==> flow/run.sh <==
#!/bin/bash
# the make line also repeats each setting of config.mk as NAME=value (left out here)
make -C /OpenROAD-flow-scripts/flow DESIGN_CONFIG=/design/flow/config.mk WORK_HOME=/design/flow/orfs CLKGATE_MAP_FILE= finish
==> flow/config.mk <==
export PLATFORM = sky130hd
export DESIGN_NAME = axis_gain_wrapper
export DESIGN_NICKNAME = axis_gain_wrapper
export VERILOG_FILES = /design/flow/design.v
export SDC_FILE = /design/flow/constraint.sdc
export NUM_CORES = 4
export LEC_CHECK = 0
export ABC_AREA = 1
export CAP_MARGIN = 20
export CORE_ASPECT_RATIO = 1.34
export CORE_MARGIN = 2
export CORE_UTILIZATION = 72
export CTS_CLUSTER_DIAMETER = 394
export CTS_CLUSTER_SIZE = 99
export HOLD_SLACK_MARGIN = 0.29
export PLACE_DENSITY = 0.39
export SETUP_SLACK_MARGIN = -0.46
export SLEW_MARGIN = 20
export TNS_END_PERCENT = 10
==> flow/constraint.sdc <==
create_clock -name core_clock -period 4.71 [get_ports {aclk}]
set_input_delay 0.9420 -clock core_clock [delete_from_list [all_inputs] [get_ports {aclk}]]
set_output_delay 0.9420 -clock core_clock [all_outputs]
set_load 0.01 [all_outputs]
==> flow/design.v <==
`timescale 1ns / 1ps
module gain_core #(
    parameter integer DWIDTH = 16,  
    parameter integer GWIDTH = 16,  
    parameter integer FBITS  = 12   
)(
    input  wire                     clk,
    input  wire                     rst_n,      
    input  wire                     ce,         
    input  wire                     en,         
    input  wire signed [DWIDTH-1:0] data_i,     
    input  wire signed [GWIDTH-1:0] data_gain,  
    output reg  signed [DWIDTH-1:0] data_o      
);
    wire signed [DWIDTH+GWIDTH-1:0] mult_raw;
    wire signed [DWIDTH+GWIDTH-1:0] mult_rounded;
    wire signed [DWIDTH+GWIDTH-1-FBITS:0] mult_scaled;
    localparam signed [DWIDTH-1:0] MAX_VAL = {1'b0, {(DWIDTH-1){1'b1}}};  
    localparam signed [DWIDTH-1:0] MIN_VAL = {1'b1, {(DWIDTH-1){1'b0}}};  
    assign mult_raw = data_i * data_gain;
    assign mult_rounded = mult_raw + (1 << (FBITS-1));
    assign mult_scaled = mult_rounded >>> FBITS;
    always @(posedge clk) begin
        if (!rst_n) begin
            data_o <= 0;
        end else if (ce) begin
            if (!en) begin
                data_o <= data_i;
            end else begin
                if (mult_scaled > MAX_VAL) begin
                    data_o <= MAX_VAL;
                end else if (mult_scaled < MIN_VAL) begin
                    data_o <= MIN_VAL;
                end else begin
                    data_o <= mult_scaled[DWIDTH-1:0];
                end
            end
        end
    end
endmodule
`timescale 1ns / 1ps
module axis_gain_wrapper #(
    parameter integer C_S_AXI_DATA_WIDTH = 32,
    parameter integer C_S_AXI_ADDR_WIDTH = 4,
    parameter integer AUDIO_WIDTH        = 16,
    parameter integer GAIN_FBITS         = 12
)(
    input  wire aclk,
    input  wire aresetn,
    input  wire [31:0] s_axis_tdata,
    input  wire        s_axis_tlast,
    input  wire        s_axis_tvalid,
    output wire        s_axis_tready,
    output wire [31:0] m_axis_tdata,
    output wire        m_axis_tlast,
    output wire        m_axis_tvalid,
    input  wire        m_axis_tready,
    input  wire [C_S_AXI_ADDR_WIDTH-1:0] s_axi_awaddr,
    input  wire                          s_axi_awvalid,
    output reg                           s_axi_awready,
    input  wire [C_S_AXI_DATA_WIDTH-1:0] s_axi_wdata,
    input  wire [3:0]                    s_axi_wstrb,
    input  wire                          s_axi_wvalid,
    output reg                           s_axi_wready,
    output reg  [1:0]                    s_axi_bresp,
    output reg                           s_axi_bvalid,
    input  wire                          s_axi_bready,
    input  wire [C_S_AXI_ADDR_WIDTH-1:0] s_axi_araddr,
    input  wire                          s_axi_arvalid,
    output reg                           s_axi_arready,
    output reg  [C_S_AXI_DATA_WIDTH-1:0] s_axi_rdata,
    output reg  [1:0]                    s_axi_rresp,
    output reg                           s_axi_rvalid,
    input  wire                          s_axi_rready
);
    reg [31:0] reg_control;
    reg [31:0] reg_gain_l;
    reg [31:0] reg_gain_r;
    wire [1:0] addr_w = s_axi_awaddr[3:2];
    wire [1:0] addr_r = s_axi_araddr[3:2];
    always @(posedge aclk) begin
        if (!aresetn) begin
            s_axi_awready <= 1'b0;
            s_axi_wready  <= 1'b0;
            s_axi_bvalid  <= 1'b0;
            s_axi_bresp   <= 2'b00;
            reg_control <= 32'b0;
            reg_gain_l  <= 32'h0000_1000;  
            reg_gain_r  <= 32'h0000_1000;
        end else begin
            if (!s_axi_awready && s_axi_awvalid && s_axi_wvalid) begin
                s_axi_awready <= 1'b1;
                s_axi_wready  <= 1'b1;
                case (addr_w)
                    2'h0: reg_control <= s_axi_wdata;
                    2'h1: reg_gain_l  <= s_axi_wdata;
                    2'h2: reg_gain_r  <= s_axi_wdata;
                    default: ;
                endcase
            end else begin
                s_axi_awready <= 1'b0;
                s_axi_wready  <= 1'b0;
            end
            if (s_axi_awready && !s_axi_bvalid) begin
                s_axi_bvalid <= 1'b1;
                s_axi_bresp  <= 2'b00;
            end else if (s_axi_bready) begin
                s_axi_bvalid <= 1'b0;
            end
        end
    end
    always @(posedge aclk) begin
        if (!aresetn) begin
            s_axi_arready <= 1'b0;
            s_axi_rvalid  <= 1'b0;
            s_axi_rdata   <= 32'b0;
            s_axi_rresp   <= 2'b00;
        end else begin
            if (!s_axi_arready && s_axi_arvalid) begin
                s_axi_arready <= 1'b1;
                s_axi_rvalid  <= 1'b1;
                case (addr_r)
                    2'h0: s_axi_rdata <= reg_control;
                    2'h1: s_axi_rdata <= reg_gain_l;
                    2'h2: s_axi_rdata <= reg_gain_r;
                    default: s_axi_rdata <= 32'b0;
                endcase
            end else begin
                s_axi_arready <= 1'b0;
                if (s_axi_rvalid && s_axi_rready)
                    s_axi_rvalid <= 1'b0;
            end
        end
    end
    reg valid_d;
    reg last_d;
    wire stream_ready = m_axis_tready || !valid_d;
    assign s_axis_tready = stream_ready;
    assign m_axis_tvalid = valid_d;
    assign m_axis_tlast  = last_d;
    wire core_ce     = stream_ready;
    wire gain_enable = reg_control[0];
    gain_core #(
        .DWIDTH(AUDIO_WIDTH),
        .GWIDTH(16),
        .FBITS (GAIN_FBITS)
    ) u_gain_l (
        .clk       (aclk),
        .rst_n     (aresetn),
        .ce        (core_ce),
        .en        (gain_enable),
        .data_i    (s_axis_tdata[15:0]),
        .data_gain (reg_gain_l[15:0]),
        .data_o    (m_axis_tdata[15:0])
    );
    gain_core #(
        .DWIDTH(AUDIO_WIDTH),
        .GWIDTH(16),
        .FBITS (GAIN_FBITS)
    ) u_gain_r (
        .clk       (aclk),
        .rst_n     (aresetn),
        .ce        (core_ce),
        .en        (gain_enable),
        .data_i    (s_axis_tdata[31:16]),
        .data_gain (reg_gain_r[15:0]),
        .data_o    (m_axis_tdata[31:16])
    );
    always @(posedge aclk) begin
        if (!aresetn) begin
            valid_d <= 1'b0;
            last_d  <= 1'b0;
        end else if (stream_ready) begin
            valid_d <= s_axis_tvalid;
            last_d  <= s_axis_tlast;
        end
    end
endmodule
==> results of run 1 <==
-- per-layer routing --
metal	overflow	global-route usage, %
met5	0	14.6
met4	5	76.4
met3	1	48.6
met2	7	93.5
met1	0	66.3
-- stage by stage --
step	instance area, um2	setup TNS (ns)
2_1_floorplan	27900	-51.48
3_3_place_gp	32500	-81.50
3_5_place_dp	32600	-88.77
4_1_cts	34700	-45.79
-- timing repair --
| item | in CTS |
|---|---|
| setup endpoints to repair | 32 |
| setup buffers | 42 |
| resized | 482 |
| pin swaps | 159 |
| gates cloned | 13 |
==> results_dict.tcl, run 1 <==
# yosys + openroad results
set metrics [dict create \
    grt-ovfl-total 13 \
    die_area_um2 40100 \
    cts_sinks 166 \
    grt_use_total_pct 70.1 \
    yosys_warnings 2 \
    ys_chip_area_um2 27700 \
    simple_gate_area_share_pct 20.7 \
    place_hpwl_um 75200 \
    ys_top_logic_family "adder cells" \
    topCellsByArea "fa_1 38%, nand2_1 14%, inv_1 13%" \
    fp_util_pct 72.6 \
    synth_area_per_cell_um2 7.34 \
    adder_share_pct 44.9 \
    ys_cells 3771 \
    syn_area_um2 27700 \
    routabilityCongestion 0.997 \
    aoi_share_pct 5.48 \
    synthTopCellsByCount "1028 x nand2_1, 945 x inv_1, 524 x fa_1" \
    synth_cell_types 38 \
    place_inst 4637 \
    xor_share_pct 1.33 \
    pin_count 162 \
    num_rows 83 \
    synth_flops 166 \
    htreeDepth 4 \
    die_h_um 231 \
    top_area_share_pct 37.9 \
    async_reset_ff_share_pct 0 \
    status "stopped before the end" \
    synth.largest_area_cell "fa_1" \
    syn_inst 3771 \
    io_buffers 149 \
    ff_type "dfxtp_1" \
    cts-root-buf "clkbuf_16" \
    place_ws_ns -2.89 \
    most_common_cell "nand2_1" \
    cts_buffers 17 \
    edf_count 0 \
    ys_seq_share_pct 12.0 \
    die_x_um 173 \
    mux_share_pct 0 \
    ctsHoldBuffers 0 \
    firstError "[ERROR GRT-0116] Global routing finished with congestion. Check the congestion regions in the DRC Viewer." \
    lastStage "5_1_grt" \
    core_area_um2 38100 \
    clock_path_buffers 2 \
]
==> run 2: changes to the inputs <==
Settings changed: ABC_AREA 1 to default, CORE_ASPECT_RATIO 1.34 to 0.5, CORE_UTILIZATION 72 to 66, CTS_CLUSTER_DIAMETER 394 to 380, CTS_CLUSTER_SIZE 99 to 14, HOLD_SLACK_MARGIN 0.29 to 0.24, PLACE_DENSITY 0.39 to default, PLACE_DENSITY_LB_ADDON from default to 0.01, SETUP_SLACK_MARGIN -0.46 to 0.82, SLEW_MARGIN 20 to 35, TNS_END_PERCENT 10 to 5.
Clock period 4.71 ns to 4.38 ns, I/O delays scaled along.
==> results_dict.tcl, run 2 <==
# place-and-route summary
set metrics [dict create \
    syn_area_um2 26100 \
    endpoint "u_gain_r.data_o[12]$_SDFFE_PN0P_" \
    die_area_um2 41300 \
    r2r-start "reg_gain_l[5]$_SDFFE_PN0P_" \
    drv_cap 0 \
    drt-initial-drc-count 1579 \
    synthTopCellsByCount "581 x inv_1, 524 x fa_1, 490 x nand2_1" \
    hold_viol_final 0 \
    remaining_drc_errors 0 \
    fp_util_pct 67.1 \
    syn2layout_area_growth_pct 25.2 \
    ys_seq_share_pct 12.7 \
    clock_latency_ns 0.44 \
    routabilityCongestion 0.945 \
    grt_use_total_pct 38.3 \
    topCellsByArea "fa_1 40%, dfxtp_1 13%, inv_1 8.4%" \
    edf_count 0 \
    timing.hold.ws_ns 0.454 \
    syn_inst 3002 \
    fmaxAchievable_ghz 0.151 \
    xor_share_pct 2.08 \
    worst_path_max_delay_cell "fa_1" \
    fin_crit_ns 6.63 \
    cts-root-buf "clkbuf_16" \
    status "failed layout checks" \
    warnings 40 \
    endpoint_kind "register" \
    wl_per_cell_um 19.0 \
    p_leak_uw 0.0160 \
    grt-ovfl-total 0 \
    hold_depth 2 \
    first_pass_iters 5 \
    power.group.top "combinational cells" \
    cts_tree "built" \
    cp-start-kind "input port" \
    ys_cells 3002 \
    critPathArrivalTime_ns 6.99 \
    place_inst 3873 \
    combPwrFrac_pct 50.8 \
    hold_path_startpoint "u_gain_l.data_o[6]$_SDFFE_PN0P_" \
    simple_gate_area_share_pct 16.2 \
    path_delay_family "adder cells" \
    grt_pass1_vias 23800 \
    nFillCells 2322 \
    finalWirelength_um 75600 \
    core_area_um2 38900 \
    worst_slack_ns -2.25 \
    worstPathMaxFanout 8 \
    path_cells "dlygate4sd2_1 > buf_6 > buf_4 > and2_1 > fa_1 > ha_1 > inv_1 > fa_1 > fa_1 > inv_1 > fa_1 > fa_1 > ha_4 > nand4_1 > a211oi_2 > a22oi_2 > a21boi_4 > a311oi_4 > a31o_2 > nor3_1 > a41o_2 > a21oi_2 > o21ai_1" \
    required_ns 4.74 \
    vias 22100 \
    min_to "u_gain_l.data_o[6]$_SDFFE_PN0P_" \
    slew_viol_final 0 \
    power_density_nw_per_um2 208 \
    async_reset_ff_share_pct 0 \
    place_hpwl_um 58500 \
    post_layout_nonfiller_instances 3976 \
    slew_headroom_pct 42.2 \
    fin_area_um2 32700 \
    so.violations "setup timing" \
    powerClk_uw 1720 \
    synth_flops 166 \
    finalSetupViolCount 32 \
    period_used_pct 151 \
    die_x_um 285 \
    worstSetupPathType "input port to register" \
    crit_cells 23 \
    cpPeakStageDelay_ns 0.58 \
    grt_max_degree 138 \
    comb-power_uw 3450 \
    path_buffers 5 \
    pwr-share-clk_pct 25.2 \
    clk_pin_slew_ns 0.07 \
    top_area_share_pct 40.2 \
    switchingPower_uw 2580 \
    worstMarginPinSlew_ns 0.867 \
    mux_share_pct 1.30 \
    r2r_setup_slack_ns -2.15 \
    synth_area_per_cell_um2 8.70 \
    critical_path.startpoint "s_axis_tdata[18]" \
    worstRegToRegCells 23 \
    ys_chip_area_um2 26100 \
    synth_cell_types 64 \
    swShare_pct 38.0 \
    ff_type "dfxtp_1" \
    synth.largest_area_cell "fa_1" \
    cts_sinks 166 \
    yosys_warnings 2 \
    grt_setup_unrepaired "true" \
    cts_buffers 17 \
    adder_share_pct 47.5 \
    reg2reg_to "u_gain_l.data_o[8]$_SDFFE_PN0P_" \
    p_seq_uw 1630 \
    min_path_type "register to register" \
    io_buffers 149 \
    seqPwrFrac_pct 24.0 \
    ys_top_logic_family "adder cells" \
    layout.nets 4194 \
    p_int_uw 4220 \
    grt_antenna_before_repair 4 \
    antenna_left 0 \
    clock_path_buffers 2 \
    most_common_cell "inv_1" \
    num_rows 51 \
    finalClockSkew_ns 0.0225 \
    aoi_share_pct 9.20 \
    htreeDepth 4 \
    die_h_um 145 \
    cp_common_cell "fa_1" \
    dpl_cell_area_um2 30600 \
    vdd_drop_max_v 0.000242 \
    grt_pass1_wl_um 123000 \
    pin_count 162 \
    viasPerCell 5.56 \
]
==> run 2: cell type report <==
| class | instances | area, um2 | share of cell area (%) |
|---|---|---|---|
| clock inverters | 13 | 221 | 0.677 |
| multi-input cells | 2093 | 20800 | 63.6 |
| inverters | 581 | 2180 | 6.68 |
| diodes | 4 | 10.0 | 0.0306 |
| flip-flops and latches | 166 | 3340 | 10.2 |
| clock buffers | 18 | 439 | 1.34 |
| repair buffers | 571 | 5040 | 15.4 |
| well taps | 530 | 663 | 2.03 |
==> run 2: through the flow <==
| stage | setup TNS, ns | setup WS, ns | utilization (%) | total power [uW] |
|---|---|---|---|---|
| after CTS | -67.34 | -2.15 | 83.8 | 6690 |
| after global routing | -76.92 | -2.46 | 84.0 | 7190 |
| after floorplan | -72.00 | -2.31 | - | 3380 |
| final | -69.94 | -2.25 | 84.0 | 6800 |
| after global placement | -98.28 | -3.23 | 78.6 | 4540 |
| after detailed placement | -100.72 | -3.29 | 78.6 | 4580 |
==> run 2: what timing repair did <==
item	CTS	global route
hold buffers	0	0
pin swaps	178	22
setup endpoints to repair	32	32
cloned	6	0
gates resized	330	23
setup buffers	62	0
==> run 2: per-layer routing <==
metal | up-vias | part of all wire (%) | track usage, %
met4 | 0 | 4.0 | 16.1
met3 | 227 | 8.2 | 7.45
met5 | - | 0 | 0
li1 | 9929 | - | -
met1 | 11000 | 39 | 48.3
met2 | 923 | 49 | 65.7
==> run 3: changes to the inputs <==
Settings changed: CORE_ASPECT_RATIO 0.5 to default, CORE_UTILIZATION 66 to 69, CTS_CLUSTER_DIAMETER 380 to default, PLACE_DENSITY from default to 0.67, PLACE_DENSITY_LB_ADDON 0.01 to default, SLEW_MARGIN 35 to 20, TNS_END_PERCENT 5 to default.
Clock period 4.38 ns to 6.23 ns, I/O delays scaled along.
==> results_dict.tcl, run 3 <==
# place-and-route summary
set metrics [dict create \
    status "failed layout checks" \
    so.violations "setup timing" \
    drv_cap 0 \
    pwr-share-clk_pct 21.6 \
    adder_share_pct 47.5 \
    wl_per_cell_um 23.7 \
    finalSetupViolCount 32 \
    synth_area_per_cell_um2 8.70 \
    fin_area_um2 34100 \
    viasPerCell 6.14 \
    die_h_um 199 \
    final_util_pct 90.9 \
    cpPeakStageDelay_ns 0.70 \
    required_ns 6.60 \
    ff_type "dfxtp_1" \
    mux_share_pct 1.30 \
    total_power_uw 5110 \
    clock_latency_ns 0.48 \
    first_pass_iters 7 \
    r2r-start "reg_gain_r[3]$_SDFFE_PN0P_" \
    timing.hold.ws_ns 0.449 \
    fin_crit_ns 7.55 \
    top_area_share_pct 40.2 \
    swShare_pct 41.7 \
    grt_pass1_vias 26600 \
    worstSetupPathType "input port to register" \
    die_x_um 199 \
    ys_cells 3002 \
    path_delay_family "adder cells" \
    most_common_cell "inv_1" \
    core_area_um2 37500 \
    grt_antenna_before_repair 7 \
    powerClk_uw 1100 \
    syn_area_um2 26100 \
    vias 24700 \
    worstPathMaxFanout 8 \
    remaining_drc_errors 0 \
    ys_chip_area_um2 26100 \
    fmaxAchievable_ghz 0.132 \
    syn2layout_area_growth_pct 30.4 \
    p_seq_uw 1150 \
    slew_viol_final 0 \
    place_hpwl_um 59300 \
    critPathArrivalTime_ns 7.92 \
    reg2reg_to "u_gain_r.data_o[14]$_SDFFE_PN0P_" \
    slew_headroom_pct 28.7 \
    cts-root-buf "clkbuf_16" \
    pin_count 162 \
    power_density_nw_per_um2 150 \
    path_buffers 7 \
    path_cells "buf_12 > buf_12 > and2_4 > fa_2 > fa_2 > buf_12 > buf_8 > fa_1 > fa_1 > fa_1 > fa_1 > ha_4 > buf_4 > nor3_2 > o21ai_2 > o311a_1 > a211o_2 > buf_4 > xor2_1 > a41o_4 > buf_12 > a21oi_4 > o21ai_2" \
    min_to "u_gain_l.data_o[0]$_SDFFE_PN0P_" \
    p_leak_uw 0.0165 \
    r2r_setup_slack_ns -1.09 \
    grt-ovfl-total 0 \
    grt_pass1_wl_um 140000 \
    num_rows 71 \
    finalClockSkew_ns 0.0294 \
    synth.largest_area_cell "fa_1" \
    xor_share_pct 2.08 \
    worst_slack_ns -1.32 \
    min_path_type "register to register" \
    async_reset_ff_share_pct 0 \
    routabilityCongestion 0.922 \
    clk_pin_slew_ns 0.10 \
    yosys_warnings 2 \
    place_inst 3850 \
    period_used_pct 121 \
    p_int_uw 2980 \
    hold_path_startpoint "u_gain_l.data_o[0]$_SDFFE_PN0P_" \
    grt_setup_unrepaired "true" \
    post_layout_nonfiller_instances 4018 \
    aoi_share_pct 9.20 \
    worstMarginPinSlew_ns 1.07 \
    cts_sinks 166 \
    finalWirelength_um 95400 \
    ys_top_logic_family "adder cells" \
    crit_cells 23 \
    critical_path.startpoint "s_axis_tdata[31]" \
    vdd_drop_max_v 0.000269 \
    io_buffers 149 \
    grt_max_degree 77 \
    warnings 39 \
    fp_util_pct 69.7 \
    drt-initial-drc-count 2468 \
    antenna_left 0 \
    switchingPower_uw 2130 \
    ys_seq_share_pct 12.7 \
    layout.nets 4254 \
    ctsHoldBuffers 0 \
    synth_cell_types 64 \
    cts_tree "built" \
    topCellsByArea "fa_1 40%, dfxtp_1 13%, inv_1 8.4%" \
    synth_flops 166 \
    synthTopCellsByCount "581 x inv_1, 524 x fa_1, 490 x nand2_1" \
    syn_inst 3002 \
    comb-power_uw 2850 \
    combPwrFrac_pct 55.9 \
    edf_count 0 \
    hold_depth 2 \
    worstRegToRegCells 21 \
    worst_path_max_delay_cell "fa_2" \
    dpl_cell_area_um2 30800 \
    cp-start-kind "input port" \
    grt_use_total_pct 47.3 \
    seqPwrFrac_pct 22.5 \
    endpoint_kind "register" \
    clock_path_buffers 2 \
    power.group.top "combinational cells" \
    die_area_um2 39400 \
    cts_buffers 17 \
    htreeDepth 4 \
    simple_gate_area_share_pct 16.2 \
    hold_viol_final 0 \
    endpoint "u_gain_r.data_o[14]$_SDFFE_PN0P_" \
]
==> run 3: per-layer routing <==
| layer | wire length, um | vias to the layer above | GRT usage (%) | part of all wire (%) |
|---|---|---|---|---|
| met5 | 53 | - | 0.383 | 0.056 |
| met3 | 12700 | 764 | 15.6 | 13 |
| met2 | 42800 | 1858 | 74.9 | 45 |
| met4 | 9180 | 4 | 34.6 | 9.6 |
| met1 | 30700 | 12000 | 53.8 | 32 |
| li1 | - | 10100 | - | - |
==> run 3: what timing repair did <==
action,4_1_cts,5_1_grt
cloned,15,1
resized,353,122
pin swaps,211,122
setup endpoints to repair,32,32
setup buffers,87,29
==> run 3: layout make-up <==
cell class / instances / area [um2]
diodes: 4 / 10.0
well taps: 511 / 639
fillers: 1554 / 3420
inverters: 581 / 2190
clock inverters: 13 / 129
clock buffers: 19 / 443
repair buffers: 632 / 6090
flip-flops and latches: 166 / 3320
multi-input cells: 2092 / 21200
==> run 3: per-stage QoR <==
| step | setup TNS (ns) | worst slack [ns] |
|---|---|---|
| global route | -37.51 | -1.43 |
| floorplan | -22.22 | -0.766 |
| global placement | -48.88 | -1.64 |
| finish | -33.28 | -1.32 |
| detailed placement | -53.17 | -1.76 |
| CTS | -18.41 | -0.613 |
==> run 4: changes to the inputs <==
Settings changed: CAP_MARGIN 20 to 30, CORE_UTILIZATION 69 to 71, CTS_CLUSTER_DIAMETER from default to 167, CTS_CLUSTER_SIZE 14 to 37, HOLD_SLACK_MARGIN 0.24 to default, PLACE_DENSITY 0.67 to default, SETUP_SLACK_MARGIN 0.82 to 1.54, TNS_END_PERCENT from default to 95.
Clock period 6.23 ns to 7.87 ns, I/O delays scaled along.
==> results_dict.tcl, run 4 <==
# place-and-route summary
set metrics [dict create \
    min_to "u_gain_l.data_o[3]$_SDFFE_PN0P_" \
    adder_share_pct 47.5 \
    finalClockSkew_ns 0.0155 \
    grt_pass1_wl_um 125000 \
    worstRegToRegCells 24 \
    endpoint "u_gain_r.data_o[13]$_SDFFE_PN0P_" \
    cts-root-buf "clkbuf_16" \
    nFillCells 1700 \
    fmaxAchievable_ghz 0.129 \
    hold_path_startpoint "u_gain_l.data_o[3]$_SDFFE_PN0P_" \
    synth_flops 166 \
    die_area_um2 38300 \
    ys_seq_share_pct 12.7 \
    dpl_cell_area_um2 29900 \
    grt_use_total_pct 42.0 \
    cpPeakStageDelay_ns 0.60 \
    power.group.top "combinational cells" \
    grt_setup_unrepaired "true" \
    fin_area_um2 32600 \
    wl_per_cell_um 21.8 \
    syn_area_um2 26100 \
    finalWirelength_um 84100 \
    routabilityCongestion 0.953 \
    syn_inst 3002 \
    simple_gate_area_share_pct 16.2 \
    grt_max_degree 83 \
    status "finished clean" \
    crit_cells 26 \
    total_power_uw 3890 \
    worstSetupPathType "input port to register" \
    vdd_drop_max_v 0.000170 \
    synthTopCellsByCount "581 x inv_1, 524 x fa_1, 490 x nand2_1" \
    place_hpwl_um 56000 \
    fin_crit_ns 7.72 \
    synth_area_per_cell_um2 8.70 \
    hold_viol_final 0 \
    cts_sinks 166 \
    core_area_um2 36400 \
    worstMarginPinSlew_ns 1.01 \
    comb-power_uw 2060 \
    fp_util_pct 71.7 \
    ctsHoldBuffers 0 \
    slew_viol_final 0 \
    xor_share_pct 2.08 \
    io_buffers 149 \
    edf_count 0 \
    reg2reg_to "u_gain_r.data_o[13]$_SDFFE_PN0P_" \
    syn2layout_area_growth_pct 24.8 \
    synth.largest_area_cell "fa_1" \
    top_area_share_pct 40.2 \
    drt-initial-drc-count 2366 \
    clock_latency_ns 0.45 \
    clk_pin_slew_ns 0.09 \
    ff_type "dfxtp_1" \
    worst_slack_ns 0.148 \
    remaining_drc_errors 0 \
    most_common_cell "inv_1" \
    worst_path_max_delay_cell "fa_1" \
    slew_headroom_pct 32.6 \
    period_used_pct 98.1 \
    warnings 39 \
    pwr-share-clk_pct 23.6 \
    antenna_left 0 \
    r2r-start "reg_gain_r[5]$_SDFFE_PN0P_" \
    path_delay_family "adder cells" \
    die_x_um 196 \
    powerClk_uw 917 \
    cts_buffers 17 \
    finalSetupTns_ns 0 \
    p_seq_uw 920 \
    grt_pass1_vias 24500 \
    topCellsByArea "fa_1 40%, dfxtp_1 13%, inv_1 8.4%" \
    pin_count 162 \
    p_int_uw 2280 \
    critPathArrivalTime_ns 8.03 \
    clock_path_buffers 2 \
    endpoint_kind "register" \
    async_reset_ff_share_pct 0 \
    r2r_setup_slack_ns 0.60 \
    path_buffers 8 \
    viasPerCell 6.06 \
    combPwrFrac_pct 52.8 \
    aoi_share_pct 9.20 \
    cp-start-kind "input port" \
    required_ns 8.18 \
    timing.hold.ws_ns 0.448 \
    cts_tree "built" \
    swShare_pct 41.4 \
    place_ws_ns -0.919 \
    htreeDepth 4 \
    ys_chip_area_um2 26100 \
    num_rows 70 \
    diodes 0 \
    yosys_warnings 2 \
    grt_antenna_before_repair 4 \
    switchingPower_uw 1610 \
    power_density_nw_per_um2 119 \
    min_path_type "register to register" \
    drv_cap 0 \
    p_leak_uw 0.0158 \
    vias 23400 \
    hold_depth 2 \
    seqPwrFrac_pct 23.6 \
    cp_common_cell "fa_1" \
    worstPathMaxFanout 8 \
    finalSetupViolCount 0 \
    grt-ovfl-total 0 \
    ys_cells 3002 \
    critical_path.startpoint "s_axis_tdata[23]" \
    ys_top_logic_family "adder cells" \
    layout.nets 4140 \
    synth_cell_types 64 \
    die_h_um 196 \
    mux_share_pct 1.30 \
    first_pass_iters 6 \
]
-- run 4: cell type report --
cell class              count  area (um2)  share of cell area (%)
repair buffers            518        4800                    14.7
clock buffers              17         425                    1.31
clock inverters            15         208                   0.637
inverters                 581        2190                    6.71
multi-input cells        2092       21100                    64.6
flip-flops and latches    166        3320                    10.2
well taps                 468         586                    1.80
-- run 4: metrics by stage --
stage               utilization (%)  cells
floorplan                         -   3005
detailed placement             81.9   3725
global placement               81.9   3725
global route                   89.4   3857
finish                         89.4   3857
CTS                            87.8   3831
-- run 4: what timing repair did --
item | 4_1_cts | 5_1_grt
gates cloned | 8 | 1
gates resized | 307 | 133
pin swaps | 156 | 128
endpoints found under the setup margin | 32 | 32
buffers inserted | 66 | 24
endpoints found under the hold margin | 0 | 0
-- run 4: routing by layer --
layer  wire (um)  global-route usage, %
met1       28300                   52.3
met2       39900                   69.5
met3       10200                   10.4
met4        5620                   20.3
met5          56                      0
==> run 5: changes to the inputs <==
Settings changed: CORE_UTILIZATION 71 to 65, CTS_CLUSTER_SIZE 37 to default, SETUP_SLACK_MARGIN 1.54 to 1.0.
Clock period 7.87 ns to 8.34 ns, I/O delays scaled along.
==> results_dict.tcl, run 5 <==
# place-and-route summary
set metrics [dict create \
    status "finished clean" \
    yosys_warnings 2 \
    comb-power_uw 1860 \
    ff_type "dfxtp_1" \
    ys_cells 3002 \
    antenna_left 0 \
    syn2layout_area_growth_pct 23.5 \
    xor_share_pct 2.08 \
    cp_common_cell "fa_1" \
    endpoint "u_gain_r.data_o[12]$_SDFFE_PN0P_" \
    cts_tree "built" \
    clock_path_buffers 2 \
    cts_sinks 166 \
    path_cells "buf_6 > buf_12 > and2_4 > fa_2 > fa_2 > inv_2 > buf_6 > fa_1 > inv_1 > fa_1 > inv_2 > fa_1 > inv_1 > fa_1 > ha_4 > nand3_2 > or3_4 > o31a_4 > xor2_4 > a41o_4 > buf_12 > buf_8 > a21oi_4 > o21ai_1" \
    die_h_um 204 \
    syn_inst 3002 \
    worst_slack_ns 0.746 \
    place_ws_ns -0.209 \
    combPwrFrac_pct 52.1 \
    finalWirelength_um 74700 \
    die_area_um2 41800 \
    vdd_drop_max_v 0.000141 \
    r2r_setup_slack_ns 1.22 \
    grt_pass1_vias 23100 \
    wl_per_cell_um 19.4 \
    layout.nets 4062 \
    finalSetupViolCount 0 \
    path_delay_family "adder cells" \
    cts-root-buf "clkbuf_16" \
    power_density_nw_per_um2 111 \
    edf_count 0 \
    die_x_um 204 \
    path_buffers 9 \
    min_to "u_gain_l.data_o[6]$_SDFFE_PN0P_" \
    clock_latency_ns 0.49 \
    adder_share_pct 47.5 \
    io_buffers 149 \
    cp-start-kind "input port" \
    finalClockSkew_ns 0.0179 \
    top_area_share_pct 40.2 \
    pin_count 162 \
    nFillCells 2595 \
    hold_depth 2 \
    powerClk_uw 850 \
    critical_path.startpoint "s_axis_tdata[31]" \
    swShare_pct 40.2 \
    pwr-share-clk_pct 23.8 \
    endpoint_kind "register" \
    p_leak_uw 0.0154 \
    min_path_type "register to register" \
    reg2reg_to "u_gain_r.data_o[12]$_SDFFE_PN0P_" \
    first_pass_iters 6 \
    finalSetupTns_ns 0 \
    cpPeakStageDelay_ns 0.64 \
    syn_area_um2 26100 \
    topCellsByArea "fa_1 40%, dfxtp_1 13%, inv_1 8.4%" \
    async_reset_ff_share_pct 0 \
    p_int_uw 2140 \
    switchingPower_uw 1440 \
    ys_top_logic_family "adder cells" \
    synthTopCellsByCount "581 x inv_1, 524 x fa_1, 490 x nand2_1" \
    most_common_cell "inv_1" \
    hold_viol_final 0 \
    grt_antenna_before_repair 0 \
    aoi_share_pct 9.20 \
    clk_pin_slew_ns 0.08 \
    hold_path_startpoint "u_gain_l.data_o[6]$_SDFFE_PN0P_" \
    num_rows 73 \
    r2r-start "reg_gain_r[1]$_SDFFE_PN0P_" \
    drv_cap 0 \
    grt_use_total_pct 36.7 \
    drt-initial-drc-count 1585 \
    worst_path_max_delay_cell "fa_2" \
    fin_crit_ns 7.59 \
    synth_area_per_cell_um2 8.70 \
    period_used_pct 91.1 \
    core_area_um2 39700 \
    worstSetupPathType "input port to register" \
    critPathArrivalTime_ns 7.97 \
    ys_chip_area_um2 26100 \
    required_ns 8.72 \
    routabilityCongestion 0.931 \
    ys_seq_share_pct 12.7 \
    grt-ovfl-total 0 \
    synth_cell_types 64 \
    worstRegToRegCells 23 \
    mux_share_pct 1.30 \
    p_seq_uw 863 \
    synth.largest_area_cell "fa_1" \
    grt_max_degree 89 \
    warnings 39 \
    power.group.top "combinational cells" \
    vias 21600 \
    htreeDepth 4 \
    worstPathMaxFanout 8 \
    simple_gate_area_share_pct 16.2 \
    slew_viol_final 0 \
    grt_pass1_wl_um 118000 \
    slew_headroom_pct 36.0 \
    fp_util_pct 65.7 \
    worstMarginPinSlew_ns 0.959 \
    place_hpwl_um 55200 \
    viasPerCell 5.63 \
    grt_setup_unrepaired "true" \
    crit_cells 24 \
    seqPwrFrac_pct 24.1 \
    cts_buffers 17 \
    synth_flops 166 \
    remaining_drc_errors 0 \
    fmaxAchievable_ghz 0.132 \
]
[run 5: final cells by class]
type	count	area (um2)	area share (%)
clock inverters	15	203	0.629
repair buffers	440	4270	13.3
well taps	525	657	2.04
clock buffers	17	425	1.32
flip-flops and latches	166	3320	10.3
multi-input cells	2092	21200	65.6
inverters	581	2190	6.78
diodes	3	7.51	0.0233
[run 5: what timing repair did]
| action | in CTS | in global routing |
|---|---|---|
| setup buffers | 76 | 16 |
| endpoints found under the setup margin | 32 | 32 |
| cloned | 8 | 0 |
| pin swaps | 168 | 118 |
| hold buffers | 0 | 0 |
| gates resized | 309 | 120 |
[run 5: through the flow]
stage                     hold slack, ns  util (%)  area (um2)  instances  power (uW)
final                              0.446      81.1       32200       3839        3570
after global routing               0.465      81.1       32200       3836        3790
after CTS                          0.449      79.7       31600       3820        3430
after detailed placement           0.438      74.0       29400       3704        2330
after global placement             0.433      74.0       29400       3703        2290
after floorplan                    0.436         -       26400       3005        1790
[run 5: metal layers]
metal | part of all wire, % | global-route usage, %
met1 | 37 | 43.3
met3 | 5.8 | 5.63
met2 | 52 | 65.0
met4 | 5.4 | 18.9
met5 | 0 | 0
==> run 6: changes to the inputs <==
Settings changed: CAP_MARGIN 30 to 20, CORE_UTILIZATION 65 to 72, CTS_CLUSTER_DIAMETER 167 to 215, CTS_CLUSTER_SIZE from default to 32, PLACE_DENSITY from default to 0.64, SETUP_SLACK_MARGIN 1.0 to 1.25, TNS_END_PERCENT 95 to default.
Clock period 8.34 ns to 4.34 ns, I/O delays scaled along.
==> results_dict.tcl, run 6 <==
# place-and-route summary
set metrics [dict create \
    status "failed layout checks" \
    so.violations "setup timing" \
    syn2layout_area_growth_pct 27.9 \
    top_area_share_pct 40.2 \
    ys_cells 3002 \
    ys_top_logic_family "adder cells" \
    synth.largest_area_cell "fa_1" \
    mux_share_pct 1.30 \
    grt_setup_unrepaired "true" \
    die_area_um2 37800 \
    grt_pass1_vias 27400 \
    syn_area_um2 26100 \
    seqPwrFrac_pct 21.9 \
    most_common_cell "inv_1" \
    min_path_type "register to register" \
    yosys_warnings 2 \
    core_area_um2 35700 \
    slew_viol_final 0 \
    worst_slack_ns -3.58 \
    synthTopCellsByCount "581 x inv_1, 524 x fa_1, 490 x nand2_1" \
    worst_path_max_delay_cell "fa_1" \
    num_rows 69 \
    nFillCells 1147 \
    grt_use_total_pct 49.0 \
    crit_cells 26 \
    simple_gate_area_share_pct 16.2 \
    cp_common_cell "fa_1" \
    dpl_cell_area_um2 30800 \
    switchingPower_uw 3290 \
    pwr-share-clk_pct 21.8 \
    htreeDepth 4 \
    cp-start-kind "input port" \
    hold_path_startpoint "u_gain_l.data_o[1]$_SDFFE_PN0P_" \
    period_used_pct 182 \
    cpPeakStageDelay_ns 0.68 \
    hold_viol_final 0 \
    pin_count 162 \
    grt_max_degree 119 \
    path_buffers 10 \
    first_pass_iters 29 \
    aoi_share_pct 9.20 \
    grt_util_met1_pct 55.8 \
    worstSetupPathType "input port to register" \
    post_layout_nonfiller_instances 3941 \
    use_met2_pct 78.0 \
    clock_latency_ns 0.48 \
    ff_type "dfxtp_1" \
    ctsHoldBuffers 0 \
    vias 27200 \
    worstPathMaxFanout 7 \
    min_to "u_gain_l.data_o[1]$_SDFFE_PN0P_" \
    adder_share_pct 47.5 \
    powerClk_uw 1650 \
    ys_chip_area_um2 26100 \
    edf_count 0 \
    p_leak_uw 0.0163 \
    fin_area_um2 33400 \
    comb_area_um2 21100 \
    slew_headroom_pct 31.1 \
    die_h_um 194 \
    required_ns 4.69 \
    grt_pass1_wl_um 142000 \
    synth_cell_types 64 \
    grt_antenna_before_repair 17 \
    power.group.top "combinational cells" \
    antenna_left 0 \
    synth_flops 166 \
    io_buffers 149 \
    viasPerCell 6.91 \
    worstMarginPinSlew_ns 1.03 \
    cts_sinks 166 \
    endpoint "u_gain_r.data_o[14]$_SDFFE_PN0P_" \
    clk_pin_slew_ns 0.08 \
    async_reset_ff_share_pct 0 \
    cts-root-buf "clkbuf_16" \
    finalSetupViolCount 32 \
    syn_inst 3002 \
    endpoint_kind "register" \
    finalWirelength_um 112000 \
    wl_per_cell_um 28.4 \
    fp_util_pct 73.2 \
    drv_cap 0 \
    layout.nets 4219 \
    total_power_uw 7560 \
    comb-power_uw 4260 \
    cts_buffers 17 \
    busiest_layer "met2" \
    clock_path_buffers 2 \
    seqCellArea_um2 3340 \
    r2r-start "reg_gain_r[9]$_SDFFE_PN0P_" \
    place_ws_ns -3.30 \
    xor_share_pct 2.08 \
    grt-ovfl-total 0 \
    p_seq_uw 1650 \
    vdd_drop_max_v 0.000354 \
    finalClockSkew_ns 0.0241 \
    cts_tree "built" \
    path_delay_family "adder cells" \
    remaining_drc_errors 0 \
    synth_area_per_cell_um2 8.70 \
    combPwrFrac_pct 56.3 \
    critical_path.startpoint "s_axis_tdata[25]" \
    routabilityCongestion 0.941 \
    critPathArrivalTime_ns 8.27 \
    use_met3_pct 15.3 \
    die_x_um 194 \
    fin_crit_ns 7.92 \
    hold_depth 2 \
    worstRegToRegCells 25 \
    r2r_setup_slack_ns -3.33 \
    warnings 42 \
    power_density_nw_per_um2 226 \
    place_inst 3809 \
    fmaxAchievable_ghz 0.126 \
    drt-initial-drc-count 4685 \
    swShare_pct 43.5 \
    ys_seq_share_pct 12.7 \
    topCellsByArea "fa_1 40%, dfxtp_1 13%, inv_1 8.4%" \
    place_hpwl_um 60300 \
    p_int_uw 4280 \
    reg2reg_to "u_gain_r.data_o[14]$_SDFFE_PN0P_" \
]
==> run 6: per-stage QoR <==
stage	setup TNS, ns	utilization, %	hold WS, ns
final	-95.31	93.7	0.446
after detailed placement	-100.48	86.3	0.437
after global routing	-99.83	93.6	0.477
after floorplan	-70.61	-	0.436
after global placement	-94.71	86.3	0.432
after CTS	-69.84	92.1	0.447
==> run 6: layer usage <==
layer	routed length (um)	vias up
li1	-	10000
met1	31300	12600
met2	46500	3191
met3	19800	1412
met4	13700	36
met5	678	-
==> run 6: repair_timing <==
action,in CTS,in global routing
endpoints found under the setup margin,33,33
gates resized,296,108
cloned,10,1
pin swaps,123,115
buffers inserted,59,18
==> run 6: final cells by class <==
type	count	area share [%]
well taps	461	1.73
clock inverters	15	0.539
inverters	581	6.56
flip-flops and latches	166	10.0
multi-input cells	2092	63.1
diodes	12	0.0899
clock buffers	17	1.27
repair buffers	597	16.7
==> run 7: changes to the inputs <==
Settings changed: ABC_AREA from default to 1, CORE_UTILIZATION 72 to 66, CTS_CLUSTER_DIAMETER 215 to 226, CTS_CLUSTER_SIZE 32 to 97, PLACE_DENSITY 0.64 to 0.36, SETUP_SLACK_MARGIN 1.25 to -0.48.
Clock period 4.34 ns to 5.01 ns, I/O delays scaled along.
==> results_dict.tcl, run 7 <==
# place-and-route summary
set metrics [dict create \
    status "failed layout checks" \
    so.violations "setup timing" \
    finalClockSkew_ns 0.0225 \
    place_hpwl_um 66200 \
    aoi_share_pct 5.48 \
    grt-ovfl-total 0 \
    slew_viol_final 0 \
    syn2layout_area_growth_pct 29.7 \
    p_seq_uw 1430 \
    switchingPower_uw 4560 \
    dpl_cell_area_um2 32600 \
    synth_flops 166 \
    grt_use_total_pct 43.8 \
    hold_path_startpoint "s_axi_bvalid$_SDFFE_PN0P_" \
    simple_gate_area_share_pct 20.7 \
    crit_cells 26 \
    core_area_um2 41700 \
    fin_crit_ns 6.73 \
    worstPathMaxFanout 8 \
    grt_pass1_wl_um 148000 \
    cts_buffers 17 \
    cts_sinks 166 \
    highest_layer "met4" \
    grt_antenna_before_repair 4 \
    pin_count 162 \
    clock_path_buffers 2 \
    syn_area_um2 27700 \
    cts-root-buf "clkbuf_16" \
    fmaxAchievable_ghz 0.149 \
    warnings 39 \
    synthTopCellsByCount "1028 x nand2_1, 945 x inv_1, 524 x fa_1" \
    routabilityCongestion 0.969 \
    worst_path_max_delay_cell "fa_1" \
    viasPerCell 5.78 \
    reg2reg_to "u_gain_l.data_o[9]$_SDFFE_PN0P_" \
    path_buffers 5 \
    swShare_pct 47.8 \
    worstRegToRegCells 26 \
    htreeDepth 4 \
    worstSetupPathType "input port to register" \
    path_delay_family "adder cells" \
    powerClk_uw 1360 \
    clock_latency_ns 0.47 \
    edf_count 0 \
    fin_area_um2 35900 \
    ys_seq_share_pct 12.0 \
    critical_path.startpoint "s_axis_tdata[14]" \
    layout.nets 4976 \
    yosys_warnings 2 \
    cpPeakStageDelay_ns 0.73 \
    period_used_pct 134 \
    adder_share_pct 44.9 \
    wl_per_cell_um 20.9 \
    grt_pass1_vias 28800 \
    combPwrFrac_pct 70.8 \
    ys_cells 3771 \
    num_rows 75 \
    grt_max_degree 78 \
    ys_top_logic_family "adder cells" \
    ff_type "dfxtp_1" \
    worstMarginPinSlew_ns 0.926 \
    xor_share_pct 1.33 \
    mux_share_pct 0 \
    vias 27600 \
    wl_met3_um 10600 \
    clk_pin_slew_ns 0.08 \
    seqPwrFrac_pct 15.0 \
    r2r_setup_slack_ns -1.54 \
    syn_inst 3771 \
    place_ws_ns -2.41 \
    hold_depth 1 \
    topCellsByArea "fa_1 38%, nand2_1 14%, inv_1 13%" \
    die_x_um 209 \
    finalSetupViolCount 32 \
    die_h_um 209 \
    pwr-share-clk_pct 14.2 \
    drt-initial-drc-count 2770 \
    cts_tree "built" \
    worst_slack_ns -1.72 \
    slew_headroom_pct 38.2 \
    routed-wl-met2_um 47600 \
    power_density_nw_per_um2 266 \
    p_int_uw 4990 \
    remaining_drc_errors 0 \
    required_ns 5.33 \
    synth.largest_area_cell "fa_1" \
    synth_area_per_cell_um2 7.34 \
    drv_cap 0 \
    finalWirelength_um 99800 \
    synth_cell_types 38 \
    first_pass_iters 10 \
    endpoint_kind "register" \
    async_reset_ff_share_pct 0 \
    power.group.top "combinational cells" \
    io_buffers 149 \
    comb-power_uw 6770 \
    met1Wirelength_um 31900 \
    critPathArrivalTime_ns 7.06 \
    cp-start-kind "input port" \
    min_path_type "register to register" \
    p_leak_uw 0.0199 \
    die_area_um2 43600 \
    top_area_share_pct 37.9 \
    antenna_left 0 \
    grt_setup_unrepaired "true" \
    vdd_drop_max_v 0.000383 \
    endpoint "u_gain_l.data_o[9]$_SDFFE_PN0P_" \
    min_to "s_axi_bvalid$_SDFFE_PN0P_" \
    most_common_cell "nand2_1" \
    r2r-start "reg_gain_l[4]$_SDFFE_PN0P_" \
    fp_util_pct 66.4 \
    hold_viol_final 0 \
    final_util_pct 86.2 \
    ys_chip_area_um2 27700 \
]
## run 7: area by class of cell
class                      count  area (um2)
multi-input combinational   2468       21800
timing repair buffer         609        5930
fill                        2246        5750
inverter                     950        3590
sequential                   166        3330
tap                          539         674
clock buffer                  19         443
clock inverter                13         129
antenna                        3        7.51
## run 7: per-layer routing
metal,track usage [%],vias up
li1,-,11700
met1,50.3,13100
met2,74.9,2030
met3,8.31,782
met4,29.7,0
met5,0,-
## run 7: through the flow
step / power [uW] / hold slack (ns) / TNS (ns) / instances
2_1_floorplan: 4250 / 0.429 / -42.24 / 3774
3_3_place_gp: 6090 / 0.440 / -70.32 / 4647
3_5_place_dp: 6160 / 0.453 / -73.43 / 4647
4_1_cts: 8480 / 0.462 / -40.60 / 4742
5_1_grt: 10000 / 0.486 / -53.85 / 4767
6_report: 9560 / 0.464 / -48.55 / 4767
## run 7: what timing repair did
| item | CTS | global route |
|---|---|---|
| resized | 362 | 293 |
| pin swaps | 149 | 144 |
| cloned | 12 | 1 |
| setup buffers | 61 | 22 |
| endpoints found under the setup margin | 32 | 32 |
| hold buffers | 0 | 0 |
==> run 8: changes to the inputs <==
Settings changed: ABC_AREA 1 to 0, CORE_ASPECT_RATIO from default to 0.5, CORE_UTILIZATION 66 to 69, CTS_CLUSTER_DIAMETER 226 to 291, CTS_CLUSTER_SIZE 97 to 98, PLACE_DENSITY 0.36 to 0.35, SETUP_SLACK_MARGIN -0.48 to default, TNS_END_PERCENT from default to 10.
Clock period 5.01 ns to 4.53 ns, I/O delays scaled along.
==> results_dict.tcl, run 8 <==
# place-and-route summary
set metrics [dict create \
    status "failed layout checks" \
    so.violations "setup timing" \
    path_buffers 7 \
    ctsHoldBuffers 0 \
    min_path_type "register to register" \
    finalClockSkew_ns 0.0255 \
    total_power_uw 6430 \
    min_to "u_gain_r.data_o[2]$_SDFFE_PN0P_" \
    first_pass_iters 8 \
    mux_share_pct 1.30 \
    comb-power_uw 3290 \
    powerClk_uw 1570 \
    worstRegToRegCells 23 \
    endpoint_kind "register" \
    grt_setup_unrepaired "true" \
    layout.nets 4178 \
    r2r_setup_slack_ns -2.15 \
    syn_inst 3002 \
    syn_area_um2 26100 \
    comb_area_um2 20700 \
    clock_path_buffers 2 \
    slew_headroom_pct 41.1 \
    cpPeakStageDelay_ns 0.53 \
    crit_cells 25 \
    routabilityCongestion 0.934 \
    finalWirelength_um 76800 \
    seqCellArea_um2 3330 \
    most_common_cell "inv_1" \
    aoi_share_pct 9.20 \
    simple_gate_area_share_pct 16.2 \
    synth_flops 166 \
    diodes 0 \
    pin_count 162 \
    p_int_uw 3820 \
    antenna_left 0 \
    async_reset_ff_share_pct 0 \
    cts_sinks 166 \
    worst_slack_ns -2.36 \
    ys_chip_area_um2 26100 \
    topCellsByArea "fa_1 40%, dfxtp_1 13%, inv_1 8.4%" \
    place_hpwl_um 57900 \
    p_leak_uw 0.0159 \
    die_x_um 279 \
    wl_per_cell_um 19.6 \
    seqPwrFrac_pct 24.4 \
    synth_cell_types 64 \
    finalSetupViolCount 32 \
    htreeDepth 4 \
    reg2reg_to "u_gain_l.data_o[11]$_SDFFE_PN0P_" \
    die_area_um2 39500 \
    edf_count 0 \
    worst_path_max_delay_cell "fa_1" \
    synthTopCellsByCount "581 x inv_1, 524 x fa_1, 490 x nand2_1" \
    cts-root-buf "clkbuf_16" \
    grt_use_total_pct 38.5 \
    drt-initial-drc-count 1970 \
    num_rows 50 \
    warnings 39 \
    power_density_nw_per_um2 197 \
    drv_cap 0 \
    final_util_pct 87.2 \
    r2r-start "reg_gain_l[3]$_SDFFE_PN0P_" \
    required_ns 4.87 \
    xor_share_pct 2.08 \
    grt-ovfl-total 0 \
    worstMarginPinSlew_ns 0.882 \
    cts_buffers 17 \
    clk_pin_slew_ns 0.09 \
    syn2layout_area_growth_pct 24.7 \
    cts_tree "built" \
    clock_latency_ns 0.47 \
    grt_pass1_vias 23300 \
    swShare_pct 40.6 \
    hold_path_startpoint "u_gain_r.data_o[2]$_SDFFE_PN0P_" \
    ff_type "dfxtp_1" \
    grt_pass1_wl_um 118000 \
    pwr-share-clk_pct 24.4 \
    fp_util_pct 69.9 \
    slew_viol_final 0 \
    ys_cells 3002 \
    adder_share_pct 47.5 \
    grt_antenna_before_repair 0 \
    use_met3_pct 5.53 \
    vdd_drop_max_v 0.000294 \
    hold_viol_final 0 \
    cp_common_cell "fa_1" \
    use_met2_pct 66.4 \
    core_area_um2 37300 \
    yosys_warnings 2 \
    die_h_um 142 \
    critPathArrivalTime_ns 7.23 \
    viasPerCell 5.71 \
    cp-start-kind "input port" \
    worstSetupPathType "input port to register" \
    grt_util_met1_pct 48.1 \
    vias 22400 \
    fin_crit_ns 6.89 \
    ys_top_logic_family "adder cells" \
    worstPathMaxFanout 13 \
    io_buffers 149 \
    grt_max_degree 51 \
    nFillCells 1996 \
    endpoint "u_gain_l.data_o[11]$_SDFFE_PN0P_" \
    ys_seq_share_pct 12.7 \
    synth_area_per_cell_um2 8.70 \
    hold_depth 2 \
    critical_path.startpoint "s_axis_tdata[4]" \
    remaining_drc_errors 0 \
    power.group.top "combinational cells" \
    switchingPower_uw 2610 \
    period_used_pct 152 \
    combPwrFrac_pct 51.2 \
    top_area_share_pct 40.2 \
    p_seq_uw 1570 \
    path_delay_family "adder cells" \
    synth.largest_area_cell "fa_1" \
    fmaxAchievable_ghz 0.145 \
    busiest_layer "met2" \
]
==> run 8: area by class of cell <==
| type | count | share of cell area [%] |
|---|---|---|
| well taps | 494 | 1.90 |
| multi-input cells | 2092 | 63.7 |
| flip-flops and latches | 166 | 10.2 |
| inverters | 581 | 6.70 |
| repair buffers | 556 | 15.6 |
| clock buffers | 17 | 1.31 |
| clock inverters | 15 | 0.595 |
==> run 8: through the flow <==
stage          TNS, ns  worst slack (ns)  cells  hold slack, ns  area, um2
6_report        -69.18             -2.36   3921           0.447      32600
5_1_grt         -74.06             -2.50   3921           0.471      32600
2_1_floorplan   -67.11             -2.19   3005           0.436      26300
3_3_place_gp    -95.82             -3.08   3829           0.435      30600
3_5_place_dp    -98.60             -3.20   3829           0.437      30600
4_1_cts         -70.82             -2.29   3885           0.448      31900
==> run 8: metal layers <==
layer / vias to the layer above / wire (um)
met4: 0 / 4160
met3: 293 / 5590
met2: 1044 / 38400
met1: 11200 / 28600
li1: 9890 / -
met5: - / 0
==> run 8: what timing repair did <==
| item | in CTS | in global routing |
|---|---|---|
| pin swaps | 70 | 80 |
| setup buffers | 22 | 33 |
| gates cloned | 2 | 4 |
| endpoints found under the setup margin | 32 | 32 |
| gates resized | 104 | 156 |
==> run 9: changes to the inputs <==
Settings changed: ABC_AREA 0 to default, CELL_PAD_IN_SITES_GLOBAL_PLACEMENT from default to 3, CORE_ASPECT_RATIO 0.5 to default, CORE_UTILIZATION 69 to 40, CTS_CLUSTER_DIAMETER 291 to 197, CTS_CLUSTER_SIZE 98 to 95, PLACE_DENSITY 0.35 to default, TNS_END_PERCENT 10 to default.
Clock period 4.53 ns to 8.0 ns, I/O delays scaled along.
==> results_dict.tcl, run 9 <==
# place-and-route summary
set metrics [dict create \
    status "finished clean" \
    critPathArrivalTime_ns 8.21 \
    crit_cells 26 \
    clock_path_buffers 2 \
    ys_top_logic_family "adder cells" \
    combPwrFrac_pct 47.5 \
    ys_seq_share_pct 12.7 \
    slew_headroom_pct 32.4 \
    xor_share_pct 2.08 \
    place_hpwl_um 62600 \
    required_ns 8.38 \
    post_layout_nonfiller_instances 4152 \
    power_density_nw_per_um2 109 \
    synth_area_per_cell_um2 8.70 \
    wl_per_cell_um 18.6 \
    fmaxAchievable_ghz 0.128 \
    warnings 37 \
    cp_common_cell "fa_1" \
    num_rows 93 \
    worstPathMaxFanout 7 \
    async_reset_ff_share_pct 0 \
    endpoint "u_gain_r.data_o[14]$_SDFFE_PN0P_" \
    worstRegToRegCells 23 \
    syn_area_um2 26100 \
    vdd_drop_max_v 0.000177 \
    synthTopCellsByCount "581 x inv_1, 524 x fa_1, 490 x nand2_1" \
    synth_flops 166 \
    fin_crit_ns 7.84 \
    critical_path.startpoint "s_axis_tdata[23]" \
    clk_pin_slew_ns 0.09 \
    grt_setup_unrepaired "true" \
    io_buffers 149 \
    pwr-share-clk_pct 26.1 \
    ff_type "dfxtp_1" \
    syn2layout_area_growth_pct 19.2 \
    antenna_left 0 \
    die_h_um 260 \
    finalWirelength_um 77100 \
    drv_cap 0 \
    cts_tree "built" \
    routabilityCongestion 0.862 \
    finalSetupViolCount 0 \
    most_common_cell "inv_1" \
    swShare_pct 40.1 \
    remaining_drc_errors 0 \
    simple_gate_area_share_pct 16.2 \
    dpl_cell_area_um2 30300 \
    layout.nets 4047 \
    hold_path_startpoint "u_gain_r.data_o[13]$_SDFFE_PN0P_" \
    cts_buffers 17 \
    ctsHoldBuffers 0 \
    drt-initial-drc-count 1082 \
    p_leak_uw 0.0150 \
    r2r-start "reg_gain_l[2]$_SDFFE_PN0P_" \
    finalClockSkew_ns 0.0289 \
    p_seq_uw 894 \
    core_area_um2 64500 \
    aoi_share_pct 9.20 \
    power.group.top "combinational cells" \
    vias 20400 \
    powerClk_uw 884 \
    grt_pass1_vias 22100 \
    r2r_setup_slack_ns 1.03 \
    cpPeakStageDelay_ns 0.53 \
    yosys_warnings 2 \
    comb-power_uw 1610 \
    place_inst 4115 \
    worstSetupPathType "input port to register" \
    period_used_pct 98.0 \
    grt_use_total_pct 23.7 \
    topCellsByArea "fa_1 40%, dfxtp_1 13%, inv_1 8.4%" \
    min_path_type "register to register" \
    htreeDepth 4 \
    cts-root-buf "clkbuf_16" \
    path_delay_family "adder cells" \
    switchingPower_uw 1360 \
    ys_cells 3002 \
    synth_cell_types 64 \
    grt_antenna_before_repair 1 \
    worstMarginPinSlew_ns 1.01 \
    die_area_um2 67300 \
    hold_viol_final 0 \
    pin_count 162 \
    cts_sinks 166 \
    p_int_uw 2030 \
    reg2reg_to "u_gain_l.data_o[9]$_SDFFE_PN0P_" \
    worst_path_max_delay_cell "fa_1" \
    edf_count 0 \
    ys_chip_area_um2 26100 \
    slew_viol_final 0 \
    syn_inst 3002 \
    fp_util_pct 40.5 \
    min_to "u_gain_r.data_o[13]$_SDFFE_PN0P_" \
    adder_share_pct 47.5 \
    endpoint_kind "register" \
    viasPerCell 4.91 \
    cp-start-kind "input port" \
    top_area_share_pct 40.2 \
    first_pass_iters 6 \
    die_x_um 260 \
    seqPwrFrac_pct 26.4 \
    grt_pass1_wl_um 123000 \
    grt_max_degree 90 \
    fin_area_um2 31100 \
    path_buffers 8 \
    total_power_uw 3390 \
    clock_latency_ns 0.49 \
    grt-ovfl-total 0 \
    synth.largest_area_cell "fa_1" \
    mux_share_pct 1.30 \
    hold_depth 2 \
]
[run 9: layer usage]
layer / vias up / track usage (%) / share of wire [%]
li1: 9626 / - / -
met1: 10400 / 29.9 / 43
met2: 304 / 43.4 / 53
met3: 88 / 2.37 / 2.5
met4: 0 / 5.94 / 2.2
met5: - / 0 / 0
[run 9: area by class of cell]
type	count	area [um2]
tap	855	1070
multi-input combinational	2092	20100
inverter	581	2180
antenna	1	2.50
sequential	166	3320
clock buffer	17	425
fill	6301	33300
timing repair buffer	425	3860
clock inverter	15	185
[run 9: through the flow]
step	hold slack [ns]	util, %	TNS [ns]	setup WS (ns)
5_1_grt	0.472	48.3	-0.193	-0.0253
3_3_place_gp	0.440	47.1	-12.14	-0.449
2_1_floorplan	0.436	-	0	0.0105
4_1_cts	0.452	48.0	0	0.0449
3_5_place_dp	0.443	47.1	-12.85	-0.502
6_report	0.451	48.3	0	0.162
[run 9: timing repair]
item | in CTS | in global routing
gates resized | 1 | 36
endpoints found under the setup margin | 4 | 32
pin swaps | 0 | 19
buffers inserted | 0 | 4
==> run 10: changes to the inputs <==
Settings changed: CELL_PAD_IN_SITES_DETAIL_PLACEMENT from default to 1, CELL_PAD_IN_SITES_GLOBAL_PLACEMENT 3 to default, CORE_UTILIZATION 40 to 70, CTS_CLUSTER_DIAMETER 197 to default, CTS_CLUSTER_SIZE 95 to 85, GPL_TIMING_DRIVEN from default to 0, HOLD_SLACK_MARGIN from default to -0.05, PLACE_DENSITY_LB_ADDON from default to 0.12.
Clock period 8.0 ns to 5.58 ns, I/O delays scaled along.
==> results_dict.tcl, run 10 <==
# yosys + openroad results
set metrics [dict create \
    ys_top_logic_family "adder cells" \
    top_area_share_pct 40.2 \
    io_buffers 145 \
    ff_type "dfxtp_1" \
    most_common_cell "inv_1" \
    yosys_warnings 2 \
    syn_area_um2 26100 \
    topCellsByArea "fa_1 40%, dfxtp_1 13%, inv_1 8.4%" \
    synthTopCellsByCount "581 x inv_1, 524 x fa_1, 490 x nand2_1" \
    simple_gate_area_share_pct 16.2 \
    adder_share_pct 47.5 \
    mux_share_pct 1.30 \
    ys_seq_share_pct 12.7 \
    xor_share_pct 2.08 \
    async_reset_ff_share_pct 0 \
    synth_area_per_cell_um2 8.70 \
    firstError "[ERROR DPL-0033] detailed placement checks failed during check placement." \
    fp_util_pct 71.2 \
    status "stopped before the end" \
    die_x_um 197 \
    synth_flops 166 \
    die_h_um 197 \
    aoi_share_pct 9.20 \
    synth_cell_types 64 \
    edf_count 0 \
    num_rows 70 \
    syn_inst 3002 \
    synth.largest_area_cell "fa_1" \
    die_area_um2 38900 \
    core_area_um2 36700 \
    routabilityCongestion 0.970 \
    ys_chip_area_um2 26100 \
    lastStage "3_5_place_dp" \
    ys_cells 3002 \
    pin_count 162 \
]
## run 10: per-stage QoR
stage	hold slack (ns)	instances	total power, uW	cell area [um2]
floorplan	0.436	3005	2680	26400
global placement	0.431	3618	3230	28500
==> run 11: changes to the inputs <==
Settings changed: CELL_PAD_IN_SITES_DETAIL_PLACEMENT 1 to default, CORE_UTILIZATION 70 to 72, CTS_CLUSTER_DIAMETER from default to 190, CTS_CLUSTER_SIZE 85 to 97, GPL_TIMING_DRIVEN 0 to default, HOLD_SLACK_MARGIN -0.05 to default, PLACE_DENSITY_LB_ADDON 0.12 to default, TNS_END_PERCENT from default to 10.
Clock period 5.58 ns to 9.4 ns, I/O delays scaled along.
==> results_dict.tcl, run 11 <==
# place-and-route summary
set metrics [dict create \
    status "finished clean" \
    core_area_um2 35700 \
    ff_type "dfxtp_1" \
    ctsHoldBuffers 0 \
    warnings 36 \
    grt-ovfl-total 0 \
    vdd_drop_max_v 0.000127 \
    drv_cap 0 \
    worstMarginPinSlew_ns 0.911 \
    finalWirelength_um 67800 \
    simple_gate_area_share_pct 16.2 \
    adder_share_pct 47.5 \
    io_buffers 149 \
    required_ns 9.71 \
    p_int_uw 1570 \
    path_buffers 7 \
    synthTopCellsByCount "581 x inv_1, 524 x fa_1, 490 x nand2_1" \
    cp-start-kind "input port" \
    pin_count 162 \
    dpl_cell_area_um2 28000 \
    remaining_drc_errors 0 \
    fin_area_um2 28700 \
    grt_setup_unrepaired "false" \
    finalSetupTns_ns 0 \
    grt_pass1_vias 22500 \
    worstSetupPathType "input port to register" \
    yosys_warnings 2 \
    min_path_type "register to register" \
    wl_per_cell_um 19.1 \
    grt_pass1_wl_um 112000 \
    period_used_pct 92.9 \
    critical_path.startpoint "s_axis_tdata[15]" \
    die_h_um 194 \
    die_x_um 194 \
    grt_antenna_before_repair 2 \
    aoi_share_pct 9.20 \
    htreeDepth 4 \
    hold_viol_final 0 \
    mux_share_pct 1.30 \
    top_area_share_pct 40.2 \
    hold_depth 2 \
    crit_cells 25 \
    syn_inst 3002 \
    antenna_left 0 \
    worst_path_max_delay_cell "clkdlybuf4s50_1" \
    path_delay_family "adder cells" \
    min_to "u_gain_r.data_o[10]$_SDFFE_PN0P_" \
    switchingPower_uw 1080 \
    slew_viol_final 0 \
    cts_buffers 17 \
    cp_common_cell "fa_1" \
    power.group.top "combinational cells" \
    place_hpwl_um 53000 \
    ys_cells 3002 \
    die_area_um2 37800 \
    r2r-start "reg_gain_l[2]$_SDFFE_PN0P_" \
    power_density_nw_per_um2 92.3 \
    pwr-share-clk_pct 28.5 \
    cts_resized 0 \
    postCtsSetupRepairBufs 0 \
    cpPeakStageDelay_ns 0.76 \
    xor_share_pct 2.08 \
    ys_top_logic_family "adder cells" \
    powerClk_uw 753 \
    fin_crit_ns 8.73 \
    combPwrFrac_pct 42.7 \
    p_seq_uw 763 \
    fp_util_pct 73.2 \
    layout.nets 3839 \
    ys_chip_area_um2 26100 \
    synth.largest_area_cell "fa_1" \
    final_util_pct 80.4 \
    worstPathMaxFanout 13 \
    hold_path_startpoint "u_gain_r.data_o[10]$_SDFFE_PN0P_" \
    clock_path_buffers 2 \
    synth_flops 166 \
    finalClockSkew_ns 0.0178 \
    swShare_pct 40.7 \
    grt_max_degree 73 \
    most_common_cell "inv_1" \
    nFillCells 2340 \
    fmaxAchievable_ghz 0.115 \
    topCellsByArea "fa_1 40%, dfxtp_1 13%, inv_1 8.4%" \
    synth_cell_types 64 \
    num_rows 69 \
    syn_area_um2 26100 \
    critPathArrivalTime_ns 9.04 \
    reg2reg_to "u_gain_l.data_o[9]$_SDFFE_PN0P_" \
    seqPwrFrac_pct 28.8 \
    first_pass_iters 25 \
    timing.hold.ws_ns 0.445 \
    finalSetupViolCount 0 \
    cts-root-buf "clkbuf_16" \
    syn2layout_area_growth_pct 9.76 \
    grt_use_total_pct 37.8 \
    routabilityCongestion 0.938 \
    edf_count 0 \
    viasPerCell 5.84 \
    drt-initial-drc-count 1427 \
    endpoint "u_gain_l.data_o[9]$_SDFFE_PN0P_" \
    async_reset_ff_share_pct 0 \
    cts_tree "built" \
    p_leak_uw 0.0139 \
    slew_headroom_pct 39.2 \
    r2r_setup_slack_ns 1.92 \
    clock_latency_ns 0.46 \
    clk_pin_slew_ns 0.09 \
    synth_area_per_cell_um2 8.70 \
    endpoint_kind "register" \
    worstRegToRegCells 24 \
    ys_seq_share_pct 12.7 \
    comb-power_uw 1130 \
    cts_sinks 166 \
    vias 20700 \
]
[run 11: per-stage QoR]
| step | power [uW] | std cells | worst slack (ns) |
|---|---|---|---|
| 2_1_floorplan | 1550 | 3005 | 1.13 |
| 3_3_place_gp | 1860 | 3517 | 0.384 |
| 3_5_place_dp | 1900 | 3517 | 0.281 |
| 4_1_cts | 2640 | 3549 | 0.737 |
| 5_1_grt | 2800 | 3550 | 0.376 |
| 6_report | 2640 | 3551 | 0.672 |
[run 11: layout make-up]
cell class	instances	area (um2)	area share [%]
clock inverters	14	176	0.616
diodes	2	5.00	0.0175
clock buffers	18	439	1.53
well taps	461	577	2.01
repair buffers	217	2000	6.97
multi-input cells	2092	20000	69.6
flip-flops and latches	166	3320	11.6
inverters	581	2180	7.62
[run 11: layer usage]
layer	up-vias	GRT usage [%]	share of wire (%)
met5	-	0	0.019
met4	2	21.2	6.2
met3	281	7.60	8.4
met2	1000	66.4	50
met1	10200	43.2	35
li1	9218	-	-
No activity file was given, so power comes from the tool's default toggle rates.
